==> 12-01 <==
Design clk_ctrl, start of the top module:
module clk_ctrl
(
	input				wire				clk_i					,
	input				wire				rstn_i				,	
	input				wire	[15:0]	freq						,
	output			reg				dds1_o					,
	output			reg				dds_o						
);
reg	[31:0]	cnt;
wire	[63:0]	add;
assign add =freq*32'd4294967295/16'd30000;
always@(posedge clk_i or negedge rstn_i)
	if(rstn_i ==1'b0)
		cnt <=32'd0;
	else
		cnt <=cnt +add; 
always@(posedge clk_i or negedge rstn_i)
	if(rstn_i ==1'b0)
		dds_o <=1'b0;
	else if(cnt >=32'd2147483648)
		dds_o <=1'b1;
	else
		dds_o <=1'b0;		
reg	[31:0]	cnt1;
wire	[63:0]	add1;
assign add1 =(freq/8'd36)*32'd4294967295/16'd3000;
always@(posedge clk_i or negedge rstn_i)
	if(rstn_i ==1'b0)
		cnt1 <=32'd0;
	else
		cnt1 <=cnt1 +add1; 
always@(posedge clk_i or negedge rstn_i)
	if(rstn_i ==1'b0)
		dds1_o <=1'b0;
	else if(cnt1 >=32'd2147483648)
		dds1_o <=1'b1;
	else
		dds1_o <=1'b0;		
endmodule
clock: 67.6 ns
lec_check: 0
abc_area: 1
cap_margin: 20
cell_pad_in_sites_detail_placement: 0
core_aspect_ratio: 0.93
core_margin: 2
core_utilization: 72
cts_cluster_diameter: 341
gpl_routability_driven: 1
max_routing_layer: met4
place_density_lb_addon: 0.2
setup_slack_margin: 5.0
slew_margin: 20
tns_end_percent: 55
run.sh (not shown) runs the stock make flow with config.mk's settings and CLKGATE_MAP_FILE=.
==> 04-22 (differences from 12-01) <==
- CAP_MARGIN: 20 -> 10
- CORE_UTILIZATION: 72 -> 58
- CTS_CLUSTER_DIAMETER: 341 -> 194
- HOLD_SLACK_MARGIN: default -> 0.12
- MIN_ROUTING_LAYER: default -> met2
- PLACE_DENSITY_LB_ADDON: 0.2 -> default
==> flow/constraint.sdc (replaced) <==
create_clock -name core_clock -period 115.0 [get_ports {clk_i}]
set_input_delay 23.0000 -clock core_clock [delete_from_list [all_inputs] [get_ports {clk_i}]]
set_output_delay 23.0000 -clock core_clock [all_outputs]
set_load 0.01 [all_outputs]
==> 07-24 (differences from 12-01) <==
- ABC_AREA: 1 -> default
- CELL_PAD_IN_SITES_DETAIL_PLACEMENT: 0 -> default
- CORE_ASPECT_RATIO: 0.93 -> default
- CORE_UTILIZATION: 72 -> 46
- CTS_CLUSTER_DIAMETER: 341 -> default
- GPL_ROUTABILITY_DRIVEN: 1 -> default
- MAX_ROUTING_LAYER: met4 -> default
- PLACE_DENSITY_LB_ADDON: 0.2 -> default
- SETUP_SLACK_MARGIN: 5.0 -> default
- TNS_END_PERCENT: 55 -> default
==> flow/constraint.sdc (replaced) <==
create_clock -name core_clock -period 68.6 [get_ports {clk_i}]
set_input_delay 13.7200 -clock core_clock [delete_from_list [all_inputs] [get_ports {clk_i}]]
set_output_delay 13.7200 -clock core_clock [all_outputs]
set_load 0.01 [all_outputs]
==> impl_metrics.py <==
# Synthesis and PnR figures
metrics = {
    "grt": {
        "gr-usage-met2_pct": 41.6,
    },
    "routing": {
        "dr.pass1.iters": 6,
    },
    "clock_tree": {
        "worstSkewPairLatency_ns": 0.40,
    },
    "final_timing": {
        "finalWorstSetupSlack_ns": 2.17,
    },
    "cells_and_area": {
        "clockBufferCount": 13,
        "comb_area_share_pct": 84.0,
    },
    "flow_run": {
        "warning_count": 62,
    },
    "worst_setup_path": {
        "startpoint_of_the_most_critical_register_to_register_path": "cnt[0]",
    },
    "status": {
        "run_status": "no timing/DRC/antenna violations",
    },
    "logic_synthesis": {
        "syn_area_um2": 55800,
    },
    "floorplanning": {
        "core_util_at_fp_pct": 46.4,
    },
}
the above is filed under 07-24

==> impl_metrics.py <==
# Synthesis and PnR figures
metrics = {
    "clock_tree": {
        "worstSkewPairLatency_ns": 0.41,
        "htree_num_levels": 3,
    },
    "logic_synthesis": {
        "syn_area_um2": 51400,
    },
    "cells_and_area": {
        "comb_area_share_pct": 83.3,
        "layout.cell_area.non_filler_um2": 52900,
        "clockBufferCount": 12,
    },
    "floorplanning": {
        "core_util_at_fp_pct": 58.4,
    },
    "final_timing": {
        "finalWorstSetupSlack_ns": 34.20,
        "max_slew.worst_pin.slew_ns": 1.06,
    },
    "flow_run": {
        "warning_count": 64,
    },
    "worst_setup_path": {
        "startpoint_of_the_most_critical_register_to_register_path": "cnt1[2]",
    },
    "routing": {
        "dr.pass1.iters": 17,
    },
    "status": {
        "run_status": "no timing/DRC/antenna violations",
    },
    "grt": {
        "gr-usage-met2_pct": 54.3,
    },
}
the above is filed under 04-22

==> impl_metrics.py <==
# Synthesis and PnR figures
metrics = {
    "status": {
        "run_status": "no timing/DRC/antenna violations",
    },
    "final_timing": {
        "finalWorstSetupSlack_ns": 7.68,
    },
    "placement": {
        "io_buffer_count": 19,
    },
    "logic_synthesis": {
        "syn_area_um2": 51400,
    },
    "grt": {
        "gr-usage-met2_pct": 57.7,
    },
    "floorplanning": {
        "core_util_at_fp_pct": 72.7,
    },
    "clock_tree": {
        "worstSkewPairLatency_ns": 0.39,
    },
    "cells_and_area": {
        "comb_area_share_pct": 82.4,
    },
    "flow_run": {
        "warning_count": 62,
    },
}
the above is filed under 12-01


========
==> onyx <==
Starting RTL as in the previous note.
Settings: LEC_CHECK=0, CAP_MARGIN=20, CELL_PAD_IN_SITES_DETAIL_PLACEMENT=0, CELL_PAD_IN_SITES_GLOBAL_PLACEMENT=1, CORE_ASPECT_RATIO=0.93, CORE_MARGIN=2, CORE_UTILIZATION=58, CTS_CLUSTER_DIAMETER=399, CTS_CLUSTER_SIZE=98, GPL_ROUTABILITY_DRIVEN=1, MAX_ROUTING_LAYER=met4, SETUP_SLACK_MARGIN=1.27, SLEW_MARGIN=10, TNS_END_PERCENT=25; clock period 115.0 ns.
==> pepper (differences from onyx) <==
CELL_PAD_IN_SITES_GLOBAL_PLACEMENT = not set   (was 1)
CORE_UTILIZATION = 65   (was 58)
CTS_CLUSTER_DIAMETER = 341   (was 399)
CTS_CLUSTER_SIZE = not set   (was 98)
SETUP_SLACK_MARGIN = 0.88   (was 1.27)
SLEW_MARGIN = 20   (was 10)
TNS_END_PERCENT = 55   (was 25)
==> flow/constraint.sdc (replaced) <==
create_clock -name core_clock -period 60.2 [get_ports {clk_i}]
set_input_delay 12.0400 -clock core_clock [delete_from_list [all_inputs] [get_ports {clk_i}]]
set_output_delay 12.0400 -clock core_clock [all_outputs]
set_load 0.01 [all_outputs]
==> zinc (differences from onyx) <==
CORE_UTILIZATION = 24   (was 58)
SETUP_SLACK_MARGIN = 5.0   (was 1.27)
SLEW_MARGIN = 20   (was 10)
==> qor summary <==
metric                                                                          pepper                     onyx                     zinc
Longest individual stage delay on the worst path                                540 ps                   930 ps                   830 ps
Vias in the first global route                                                  60,297                   49,688                   50,454
Multi-input combinational cell area                                      0.05397 sq mm            0.04944 sq mm            0.04948 sq mm
Tally of OpenROAD warnings                                                          67                       64                       62
Unrepaired setup endpoints after global routing                                    yes                       no                       no
Cell count of the worst reg-to-reg path                                             32                       31                       31
Detailed-routing iteration count for the pre-antenna-repair pass                    15                        8                        6
Met1 WL                                                                       80.17 mm                 76.24 mm                 84.97 mm
Wire length reported by the detailed router                                   200.0 mm                 158.7 mm                 167.5 mm
Outcome                                                                failed layout checks  complete, no violations  complete, no violations
Reasons for failing layout checks                                 negative setup slack                        -                        -
Number of well taps                                                              1,102                    1,276                    3,096
Worst reg2reg setup slack                                                    53,990 ps               108,560 ps               108,700 ps
Met2 layer wire length in the routed design                                   92.80 mm                 71.28 mm                 75.98 mm
Net count reported at finish                                                     9,231                    7,594                    7,593
Critical path arrival                                                        64,550 ps                89,110 ps                89,620 ps
CP Max Fanout                                                                        8                       17                       23
FILL cells                                                                       4,907                    9,130                   25,544
Final Cell Area                                                          0.07282 sq mm            0.05584 sq mm            0.05814 sq mm
Number of cells on the critical path                                               270                      237                      243
Core area                                                                0.08493 sq mm            0.09519 sq mm             0.2310 sq mm
Multi-input gate share of total cell area                                       74.11%                   88.53%                   85.10%
Area post-placement                                                      0.06637 sq mm            0.05547 sq mm            0.05774 sq mm
Fraction of met1 tracks used by global routing                                  53.56%                   45.24%                   20.05%
Critical path's most frequent cell                                               buf_4                  a21oi_1                  a21oi_1

========
==> inputs of branch quartz <==
==> flow/design.v <==
module clk_ctrl
(
	input				wire				clk_i					,
	input				wire				rstn_i				,	
	input				wire	[15:0]	freq						,
	output			reg				dds1_o					,
	output			reg				dds_o						
);
reg	[31:0]	cnt;
wire	[63:0]	add;
assign add =freq*32'd4294967295/16'd30000;
always@(posedge clk_i or negedge rstn_i)
	if(rstn_i ==1'b0)
		cnt <=32'd0;
	else
		cnt <=cnt +add; 
always@(posedge clk_i or negedge rstn_i)
	if(rstn_i ==1'b0)
		dds_o <=1'b0;
	else if(cnt >=32'd2147483648)
		dds_o <=1'b1;
	else
		dds_o <=1'b0;		
reg	[31:0]	cnt1;
wire	[63:0]	add1;
assign add1 =(freq/8'd36)*32'd4294967295/16'd3000;
always@(posedge clk_i or negedge rstn_i)
	if(rstn_i ==1'b0)
		cnt1 <=32'd0;
	else
		cnt1 <=cnt1 +add1; 
always@(posedge clk_i or negedge rstn_i)
	if(rstn_i ==1'b0)
		dds1_o <=1'b0;
	else if(cnt1 >=32'd2147483648)
		dds1_o <=1'b1;
	else
		dds1_o <=1'b0;		
endmodule
==> flow/run.sh <==
#!/bin/bash
# the make line also repeats each setting of config.mk as NAME=value (left out here)
make -C /OpenROAD-flow-scripts/flow DESIGN_CONFIG=/design/flow/config.mk WORK_HOME=/design/flow/orfs CLKGATE_MAP_FILE= finish
==> flow/config.mk <==
export PLATFORM = sky130hd
export DESIGN_NAME = clk_ctrl
export DESIGN_NICKNAME = clk_ctrl
export VERILOG_FILES = /design/flow/design.v
export SDC_FILE = /design/flow/constraint.sdc
export NUM_CORES = 4
export LEC_CHECK = 0
export ABC_AREA = 1
export CAP_MARGIN = 20
export CORE_ASPECT_RATIO = 0.5
export CORE_MARGIN = 2
export CORE_UTILIZATION = 72
export CTS_CLUSTER_DIAMETER = 375
export CTS_CLUSTER_SIZE = 97
export SLEW_MARGIN = 20
export TNS_END_PERCENT = 10
==> flow/constraint.sdc <==
create_clock -name core_clock -period 16.8 [get_ports {clk_i}]
set_input_delay 3.3600 -clock core_clock [delete_from_list [all_inputs] [get_ports {clk_i}]]
set_output_delay 3.3600 -clock core_clock [all_outputs]
set_load 0.01 [all_outputs]
==> branch fjord: changes against branch quartz <==
ABC_AREA = not set   (was 1)
CORE_ASPECT_RATIO = not set   (was 0.5)
CORE_UTILIZATION = 40   (was 72)
CTS_CLUSTER_DIAMETER = 325   (was 375)
CTS_CLUSTER_SIZE = 98   (was 97)
TNS_END_PERCENT = 15   (was 10)
==> flow/constraint.sdc (replaced) <==
create_clock -name core_clock -period 70.0 [get_ports {clk_i}]
set_input_delay 14.0000 -clock core_clock [delete_from_list [all_inputs] [get_ports {clk_i}]]
set_output_delay 14.0000 -clock core_clock [all_outputs]
set_load 0.01 [all_outputs]
==> branch raven: changes against branch quartz <==
ABC_AREA = not set   (was 1)
CORE_ASPECT_RATIO = not set   (was 0.5)
CORE_UTILIZATION = 68   (was 72)
CTS_CLUSTER_DIAMETER = not set   (was 375)
CTS_CLUSTER_SIZE = not set   (was 97)
TNS_END_PERCENT = not set   (was 10)
==> flow/constraint.sdc (replaced) <==
create_clock -name core_clock -period 57.4 [get_ports {clk_i}]
set_input_delay 11.4800 -clock core_clock [delete_from_list [all_inputs] [get_ports {clk_i}]]
set_output_delay 11.4800 -clock core_clock [all_outputs]
set_load 0.01 [all_outputs]
==> branch indigo: changes against branch quartz <==
ABC_AREA = not set   (was 1)
CORE_ASPECT_RATIO = not set   (was 0.5)
CORE_UTILIZATION = 63   (was 72)
CTS_CLUSTER_DIAMETER = not set   (was 375)
CTS_CLUSTER_SIZE = 98   (was 97)
TNS_END_PERCENT = 15   (was 10)
==> flow/constraint.sdc (replaced) <==
create_clock -name core_clock -period 70.0 [get_ports {clk_i}]
set_input_delay 14.0000 -clock core_clock [delete_from_list [all_inputs] [get_ports {clk_i}]]
set_output_delay 14.0000 -clock core_clock [all_outputs]
set_load 0.01 [all_outputs]
==> results.txt <==
Physical implementation.

- The flow ran to the end, but the layout failed its checks.
- In this run the layout check failures are setup timing.
- Yosys shows that the main logic family after synthesis is AND-OR/OR-AND gates.
- The total die size is ~84,000 sq um.
- Ranked by total cell area, the synthesized netlist is headed by fa_1 9.3%, ha_1 8.9%, xnor2_1 6.1%.
- The end-of-flow timing check tallies setup violations at 38.
- The setup slack of the critical path after layout is -8.80 ns.
- The number of library cell types mapped by synthesis is around 220.
- The register share after synthesis is 0.0296.
- The share of Yosys cell area claimed by the top area cell type is 0.0933.
- Of the post-synthesis cell area, the part taken by muxes is 0.0354.
- The weighted congestion at the end of routability-driven global placement is 0.977.
- Of the total synthesized cell area, the portion taken by AND-OR and OR-AND cells is 0.351.
- Averaged over all synthesized cells, the footprint is 7.86 sq um.
-- figures above: branch raven

==> results.txt <==
Physical implementation.

- The first error in the log reads "[ERROR DPL-0033] detailed placement checks failed during check placement".
- Per Yosys stat, the portion of area used by sequential elements is 0.0321.
- The run stopped with a tool error.
- The number of library cell types mapped by synthesis is around 84.
- The run ended at 3_5_place_dp.
- Summing all multiplexer cells gives an area fraction of 0.000414.
- Among the non-sequential cells, simple AND/OR/NAND/NOR gates take the most area.
- The area fraction of the largest cell type after synthesis is 0.141.
- The weighted congestion at the end of routability-driven global placement is ~1.1.
- Ranked by total cell area, the synthesized netlist is headed by nand2_1 14%, fa_1 10%, ha_1 9.6%.
- The average cell area after synthesis is roughly 6.6 sq um.
- In this run, the synthesized area fraction spent on AND-OR/OR-AND gates is recorded as 0.0804.
- The total die size is between 70,000 and 80,000 sq um.
-- figures above: branch quartz

==> results.txt <==
Physical implementation.

- In the post-synthesis netlist, the biggest area contributors are fa_1 9.3%, ha_1 8.9%, xnor2_1 6.1%.
- The average cell area after synthesis is ~8 sq um.
- Yosys shows that the main logic family after synthesis is AND-OR/OR-AND gates.
- The mux contribution to synthesized area is 0.0354.
- After synthesis, the netlist uses ~220 different library cells.
- The final-layout worst hold slack is roughly 0.4 ns.
- The AND-OR/OR-AND share of the synthesized area is 0.351.
- Of the post-synthesis cell area, the dominant cell type holds 0.0933.
- The chip occupies about 140,000 sq um.
- The run finished with no timing, DRC or antenna violations.
- For this run, the final setup violation count is recorded as 0.
- The share of the Yosys chip area taken by registers is 0.0296.
-- figures above: branch fjord

==> results.txt <==
Physical implementation.

- The worst path meets setup with about 2.2 ns of slack.
- The flow ran to the end and the layout has no timing, DRC or antenna violations.
- The average cell area after synthesis is between 7 and 8 sq um.
- The AND-OR/OR-AND share of the synthesized area is 0.351.
- At the end of routability-driven placement, the weighted congestion stood at 0.980.
- The last timing report of the flow puts the setup violation total at 0.
- The dominant kind of combinational cell is AND-OR/OR-AND gates.
-- figures above: branch indigo


========
==> v19: inputs <==
// clk_ctrl: RTL as listed in full above, without the edits since
==> flow/config.mk <==
export PLATFORM = sky130hd
export DESIGN_NAME = clk_ctrl
export DESIGN_NICKNAME = clk_ctrl
export VERILOG_FILES = /design/flow/design.v
export SDC_FILE = /design/flow/constraint.sdc
export NUM_CORES = 4
export LEC_CHECK = 0
export CAP_MARGIN = 20
export CORE_MARGIN = 2
export CORE_UTILIZATION = 71
export SLEW_MARGIN = 20
==> flow/constraint.sdc <==
create_clock -name core_clock -period 84.3 [get_ports {clk_i}]
set_input_delay 16.8600 -clock core_clock [delete_from_list [all_inputs] [get_ports {clk_i}]]
set_output_delay 16.8600 -clock core_clock [all_outputs]
set_load 0.01 [all_outputs]
==> v22 (differences from v19) <==
--- a/flow/config.mk
+++ b/flow/config.mk
@@ -5,7 +5,11 @@
 export SDC_FILE = /design/flow/constraint.sdc
 export NUM_CORES = 4
 export LEC_CHECK = 0
+export ABC_AREA = 1
 export CAP_MARGIN = 20
 export CORE_MARGIN = 2
 export CORE_UTILIZATION = 71
+export CTS_CLUSTER_SIZE = 43
+export PLACE_DENSITY_LB_ADDON = 0.14
+export SETUP_SLACK_MARGIN = 4.9
 export SLEW_MARGIN = 20
==> flow/constraint.sdc (replaced) <==
create_clock -name core_clock -period 17.2 [get_ports {clk_i}]
set_input_delay 3.4400 -clock core_clock [delete_from_list [all_inputs] [get_ports {clk_i}]]
set_output_delay 3.4400 -clock core_clock [all_outputs]
set_load 0.01 [all_outputs]
==> v30 (differences from v19) <==
--- a/flow/config.mk
+++ b/flow/config.mk
@@ -7,5 +7,5 @@
 export LEC_CHECK = 0
 export CAP_MARGIN = 20
 export CORE_MARGIN = 2
-export CORE_UTILIZATION = 71
+export CORE_UTILIZATION = 40
 export SLEW_MARGIN = 20
==> flow/constraint.sdc (replaced) <==
create_clock -name core_clock -period 68.6 [get_ports {clk_i}]
set_input_delay 13.7200 -clock core_clock [delete_from_list [all_inputs] [get_ports {clk_i}]]
set_output_delay 13.7200 -clock core_clock [all_outputs]
set_load 0.01 [all_outputs]
==> comparison table <==
Critical path capture point: v30 cnt1[30]; v22 -; v19 cnt1[31]
Path category of the worst min-delay check: v30 reg2reg; v22 -; v19 reg2reg
MI comb cells: v30 6202; v22 -; v19 6199
Worst slew pin tran: v30 1260 ps; v22 -; v19 1120 ps
DRT iter0 DRCs: v30 3675; v22 -; v19 5231
Area of the placeable core: v30 139000 sq um; v22 71600 sq um; v19 77600 sq um
Sequential-to-total area share from yosys stat: v30 0.0296; v22 0.0321; v19 0.0296
Number of setup buffers added after CTS: v30 7; v22 -; v19 0
Met1 usage: v30 0.289; v22 -; v19 0.496
Status: v30 complete, no violations; v22 did not finish; v19 complete, no violations
Last stage reached: v30 -; v22 detailed placement (3_5_place_dp); v19 -
Crit path buf inv count: v30 34; v22 -; v19 22
Pins Over Slew Limit: v30 0; v22 -; v19 0
Top layer used by detailed routing: v30 met5; v22 -; v19 met4
Post-synthesis average cell area: v30 7.86 sq um; v22 6.56 sq um; v19 7.86 sq um
Post-route antenna net violation count: v30 0; v22 -; v19 0
Filler cell count in the final layout: v30 13973; v22 -; v19 6535
